==> inputs of run H <==
==> flow/design.v <==
module fa(
    input a,
    input b,
    input cin,
    output s,
    output cout
);
    assign s = a ^ b  ^ cin;
    assign cout = (a & b) ^ (cin & (a ^ b));
endmodule
module ha(
    input a,
    input b,
    output s,
    output cout
);
    assign s = a ^ b;
    assign cout = a & b;
endmodule
module basic_unit_ha_and(
    input in_x,
    input in_a,
    input in_b,
    output s,
    output cout
);
    wire in_y;
    assign in_y = in_a & in_b;
    assign s = in_x ^ in_y;
    assign cout = in_x & in_y;
endmodule
module basic_unit_fa_and(
    input in_x,
    input in_a,
    input in_b,
    input cin,
    output s,
    output cout
);
    wire in_y;
    assign in_y = in_a & in_b;
    assign s = in_x ^ in_y ^ cin;
    assign cout = (in_x & in_y) ^ (cin & (in_x ^ in_y));
endmodule
module adder_16bit(
    input   [15:0] a,
    input   [15:0] b,
    output  [15:0] out
);
    wire [15:0] s;
    wire [15:0] cout;
    ha i_ha_0 (.a(a[0]), .b(b[0]), .s(s[0]), .cout(cout[0]));
    generate 
        genvar i_adder;
        for(i_adder=1; i_adder<16; i_adder=i_adder+1) begin: adder_for_bits
            fa i_fa (.a(a[i_adder]), .b(b[i_adder]), .cin(cout[i_adder-1]), .s(s[i_adder]), .cout(cout[i_adder]));
        end
    endgenerate
    assign out[15:0] = s[15:0];
endmodule
module lut(
    input [3:0] index,
    output reg [15:0] ei_radian,
    output reg [15:0] tanei
);
    always@(*)
    begin
        case(index)
        4'b0000: begin
            ei_radian = 16'b0000000000000000;
            tanei = 16'h0000;
        end
        4'b0001: begin
            ei_radian = 16'b0110010010000111;
            tanei = 16'h8000;
        end
        4'b0010: begin
            ei_radian = 16'b0011101101011000;
            tanei = 16'h4000;
        end
        4'b0011: begin
            ei_radian = 16'b0001111101011011;
            tanei = 16'h2000;
        end
        4'b0100: begin
            ei_radian = 16'b0000111111101010;
            tanei = 16'h1000;
        end
        4'b0101: begin
            ei_radian = 16'b0000011111111101;
            tanei = 16'h0800;
        end
        4'b0110: begin
            ei_radian = 16'b0000001111111111;
            tanei = 16'h0400;
        end
        4'b0111: begin
            ei_radian = 16'b0000000111111111;
            tanei = 16'h0200;
        end
        4'b1000: begin
            ei_radian = 16'b0000000011111111;
            tanei = 16'h0100;
        end
        4'b1001: begin
            ei_radian = 16'b0000000001111111;
            tanei = 16'h0080;
        end
        4'b1010: begin
            ei_radian = 16'b0000000000111111;
            tanei = 16'h0040;
        end
        4'b1011: begin
            ei_radian = 16'b0000000000011111;
            tanei = 16'h0020;
        end
        4'b1100: begin
            ei_radian = 16'b0000000000001111;
            tanei = 16'h0010;
        end
        4'b1101: begin
            ei_radian = 16'b0000000000000111;
            tanei = 16'h0008;
        end
        4'b1110: begin
            ei_radian = 16'b0000000000000011;
            tanei = 16'h0004;
        end
        4'b1110: begin
            ei_radian = 16'b0000000000000001;
            tanei = 16'h0002;
        end
        default: begin
            ei_radian = 16'b0000000000000000;
            tanei = 16'h0000;
        end
        endcase
    end
endmodule
module add_or_sub_unit(
    input neg,
    input [15:0] ei_radian,
    input [15:0] inner_angle,
    output [15:0] new_inner_angle
);
    wire [15:0] signed_ei_radian;
    assign signed_ei_radian = neg ? {{~{ei_radian}+1}} : ei_radian;
    adder_16bit i_adder_16b_0 (.a(signed_ei_radian), .b(inner_angle), .out(new_inner_angle));
endmodule
module unsigned_unit_first_line(
    input [15:0] in_a,
    input  in_b,
    output [15:0] s
);
    generate
        genvar i_and;
        for(i_and=0;i_and<16;i_and=i_and+1) begin: unsigned_unit_second_line_generate
            assign s[i_and] = in_a[i_and] & in_b;
        end
    endgenerate
endmodule
module unsigned_unit_second_line(
    input [15:0] in_x,
    input [15:0] in_a,
    input  in_b,
    output [15:0] s,
    output [15:0] cout
);
    generate
        genvar i_buh;
        for(i_buh=0;i_buh<16;i_buh=i_buh+1) begin: unsigned_unit_second_line_generate
            basic_unit_ha_and   i_buha  (.in_x(in_x[i_buh]), .in_a(in_a[i_buh]), .in_b(in_b), .s(s[i_buh]), .cout(cout[i_buh]));
        end
    endgenerate
endmodule
module unsigned_unit_line(
    input [15:0] in_x,
    input [15:0] in_a,
    input  in_b,
    input [15:0] cin,
    output [15:0] s,
    output [15:0] cout
);
    generate
        genvar i_buf;
        for(i_buf=0;i_buf<16;i_buf=i_buf+1) begin: unsigned_unit_second_line_generate
            basic_unit_fa_and   i_bufa  (.in_x(in_x[i_buf]), .in_a(in_a[i_buf]), .in_b(in_b), .cin(cin[i_buf]), .s(s[i_buf]), .cout(cout[i_buf]));
        end
    endgenerate
endmodule
module multiply_and_add_unit(
    input [15:0] in,
    input [15:0] a,
    input [15:0] b,
    input neg,
    output [15:0] out
);
    wire [15:0] s_line [15:0];
    wire [15:0] cout_line [15:1];
    unsigned_unit_first_line    i_bul_0 (.in_a(a), .in_b(b[0]), .s(s_line[0]));
    unsigned_unit_second_line   i_bul_1 (.in_x({1'b0, s_line[0][15:1]}), .in_a(a), .in_b(b[1]), .s(s_line[1]), .cout(cout_line[1]));
    unsigned_unit_line          i_bul_2 (.in_x({1'b0, s_line[1][15:1]}), .in_a(a), .in_b(b[2]), .cin(cout_line[1]), .s(s_line[2]), .cout(cout_line[2]));
    generate
        genvar i_bul_mac;
        for(i_bul_mac=2;i_bul_mac<16;i_bul_mac=i_bul_mac+1) begin: unsigned_unit_line_generate
            unsigned_unit_line  i_bul_mac_unit (.in_x({1'b0, s_line[i_bul_mac-1][15:1]}), .in_a(a), .in_b(b[i_bul_mac]), .cin(cout_line[i_bul_mac-1]), .s(s_line[i_bul_mac]), .cout(cout_line[i_bul_mac]));
        end
    endgenerate
    wire [31:0] product_32b;
    generate
        genvar i_s;
        for(i_s=0;i_s<16;i_s=i_s+1) begin: unsigned_output_low_generate
            assign product_32b[i_s] = s_line[i_s][0];
        end
    endgenerate
    adder_16bit i_adder_16b_0 (.a({s_line[15][15:0]}), .b(cout_line[15]), .out(product_32b[31:16]));
    wire [15:0] pos_or_neg;
    assign pos_or_neg = neg ? {{~{product_32b[31:16]}+1}} : {product_32b[31:16]};
    adder_16bit i_adder_16b_1 (.a(in), .b(pos_or_neg), .out(out));
endmodule
module cordic (
    input clk,
    input rst_n,
    input start,
    input [15:0] angle,
    output reg [15:0] cos,
    output reg [15:0] sin
);
    reg [15:0] sampled_angle;
    reg [15:0] inner_angle;
    reg working;
    reg [3:0] state;
    wire [15:0] ei_radian;
    wire [15:0] tanei;
    wire [15:0] new_inner_angle;
    wire [15:0] new_sin;
    wire [15:0] new_cos;
    wire neg;
    always@(posedge clk or negedge rst_n) begin
        if (!rst_n == 1'b1) begin
            sampled_angle <= 16'b0;
        end
        else begin
            if (start == 1'b1) begin
                sampled_angle <= angle;
            end
            else begin
                sampled_angle <= sampled_angle;
            end
        end
    end
    always@(posedge clk or negedge rst_n) begin
        if (!rst_n == 1'b1) begin
            inner_angle <= 16'b0;
        end
        else begin
            if (start == 1'b1) begin
                inner_angle <= 16'b0;
            end
            else begin
                inner_angle <= new_inner_angle;
            end
        end
    end
    always@(posedge clk or negedge rst_n) begin
        if (!rst_n == 1'b1) begin
            working <= 1'b0;
        end
        else begin
            if (start == 1'b1) begin
                working <= 1'b1;
            end
            else begin
                if (state == 4'b1111) begin
                    working <= 1'b0;
                end
                else begin
                    working <= working;
                end
            end
        end
    end
    always@(posedge clk or negedge rst_n) begin
        if (!rst_n == 1'b1) begin
            state <= 4'b0;
        end
        else begin
            if (start == 1'b1) begin
                state <= 4'b0;
            end
            else begin
                if (working == 1'b0) begin
                    state <= 4'b0;
                end
                else begin
                    state <= state + 1;
                end
            end
        end
    end
    always@(posedge clk or negedge rst_n) begin
        if (!rst_n == 1'b1) begin
            sin <= 16'b0;
        end
        else begin
            if (start == 1'b1) begin
                sin <= 16'b0;
            end
            else begin
                if (working == 1'b0) begin
                    sin <= sin;
                end
                else begin
                    sin <= new_sin;
                end
            end
        end
    end
    always@(posedge clk or negedge rst_n) begin
        if (!rst_n == 1'b1) begin
            cos <= 16'b0;
        end
        else begin
            if (start == 1'b1) begin
                cos <= 16'b0100110110111010;
            end
            else begin
                if (working == 1'b0) begin
                    cos <= cos;
                end
                else begin
                    cos <= new_cos;
                end
            end
        end
    end
    lut i_lut_0 (.index(state), .ei_radian(ei_radian),  .tanei(tanei));
    assign neg = (inner_angle <= sampled_angle) ? 0 : 1;
    add_or_sub_unit i_aoru (.neg(neg), .ei_radian(ei_radian), .inner_angle(inner_angle), .new_inner_angle(new_inner_angle));
    multiply_and_add_unit i_mac_cos (.in(cos), .a(tanei), .b(sin), .neg(~neg), .out(new_cos));
    multiply_and_add_unit i_mac_sin (.in(sin), .a(tanei), .b(cos), .neg(neg), .out(new_sin));
endmodule
==> flow/run.sh <==
#!/bin/bash
# the make line also repeats each setting of config.mk as NAME=value (left out here)
make -C /OpenROAD-flow-scripts/flow DESIGN_CONFIG=/design/flow/config.mk WORK_HOME=/design/flow/orfs CLKGATE_MAP_FILE= finish
==> flow/config.mk <==
export PLATFORM = sky130hd
export DESIGN_NAME = cordic
export DESIGN_NICKNAME = cordic
export VERILOG_FILES = /design/flow/design.v
export SDC_FILE = /design/flow/constraint.sdc
export NUM_CORES = 4
export LEC_CHECK = 0
export ABC_AREA = 0
export CAP_MARGIN = 15
export CELL_PAD_IN_SITES_DETAIL_PLACEMENT = 1
export CORE_ASPECT_RATIO = 0.5
export CORE_MARGIN = 2
export CORE_UTILIZATION = 46
export CTS_CLUSTER_DIAMETER = 197
export CTS_CLUSTER_SIZE = 96
export GPL_ROUTABILITY_DRIVEN = 0
export MAX_ROUTING_LAYER = met5
export MIN_ROUTING_LAYER = met1
export PLACE_DENSITY_LB_ADDON = 0.06
export SETUP_SLACK_MARGIN = 2.76
export SLEW_MARGIN = 20
export TNS_END_PERCENT = 20
==> flow/constraint.sdc <==
create_clock -name core_clock -period 15.8 [get_ports {clk}]
set_input_delay 3.1600 -clock core_clock [delete_from_list [all_inputs] [get_ports {clk}]]
set_output_delay 3.1600 -clock core_clock [all_outputs]
set_load 0.01 [all_outputs]
==> inputs of run G, as changes to run H <==
- ABC_AREA: 0 -> 1
- CELL_PAD_IN_SITES_DETAIL_PLACEMENT: 1 -> 0
- CORE_MARGIN: 2 -> 8
- CTS_CLUSTER_SIZE: 96 -> 98
- SETUP_SLACK_MARGIN: 2.76 -> -0.45
==> inputs of run B, as changes to run H <==
- ABC_AREA: 0 -> default
- CELL_PAD_IN_SITES_DETAIL_PLACEMENT: 1 -> 0
- CORE_ASPECT_RATIO: 0.5 -> 0.66
- CORE_UTILIZATION: 46 -> 58
- CTS_CLUSTER_SIZE: 96 -> default
- GPL_ROUTABILITY_DRIVEN: 0 -> 1
- PLACE_DENSITY_LB_ADDON: 0.06 -> default
- SETUP_SLACK_MARGIN: 2.76 -> 1.16
- SLEW_MARGIN: 20 -> 25
- TNS_END_PERCENT: 20 -> default
==> flow/constraint.sdc (replaced) <==
create_clock -name core_clock -period 9.71 [get_ports {clk}]
set_input_delay 1.9420 -clock core_clock [delete_from_list [all_inputs] [get_ports {clk}]]
set_output_delay 1.9420 -clock core_clock [all_outputs]
set_load 0.01 [all_outputs]
==> comparison <==
Run G finished clean. Run B reached the layout checks and failed them: setup timing. Run H produced a clean layout. Via count, highest first: run B, run H, run G. Clock power: run H < run G < run B. Between run H and run G, the lower combinational power is in run G (gap about 10%, measured against run G). Critical path depth, highest first: run G, run H, run B. Hold slack: run B > run H > run G.
==> figures <==
| quantity | run H | run B | run G |
|---|---|---|---|
| Run status | no timing/DRC/antenna violations | complete, but fails checks | no timing/DRC/antenna violations |
| Reasons for failing layout checks | - | setup timing | - |
| Comb pwr share | 0.696 | 0.763 | 0.696 |
| WP data arrival | 15.18 ns | 14.72 ns | 15.75 ns |
| Setup Total Neg Slack | 0 ns | -60.42 ns | 0 ns |
| Met3 Usage GRT | 0.0273 | 0.0595 | 0.0556 |
| Number of vias after detailed routing | 12800 | 12900 | 12100 |
| Crit path top cell by count | sky130_fd_sc_hd__fa_2 | sky130_fd_sc_hd__fa_2 | sky130_fd_sc_hd__fa_1 |
| Chip area | 39700 um2 | 31600 um2 | 42600 um2 |
| Flop pwr share | 0.192 | 0.143 | 0.170 |
| Synth Cell Area | 17500 um2 | 17500 um2 | 16500 um2 |
| Final-layout clock buffer total | 11 | 9 | 9 |
Power and IR drop assume default switching activity.
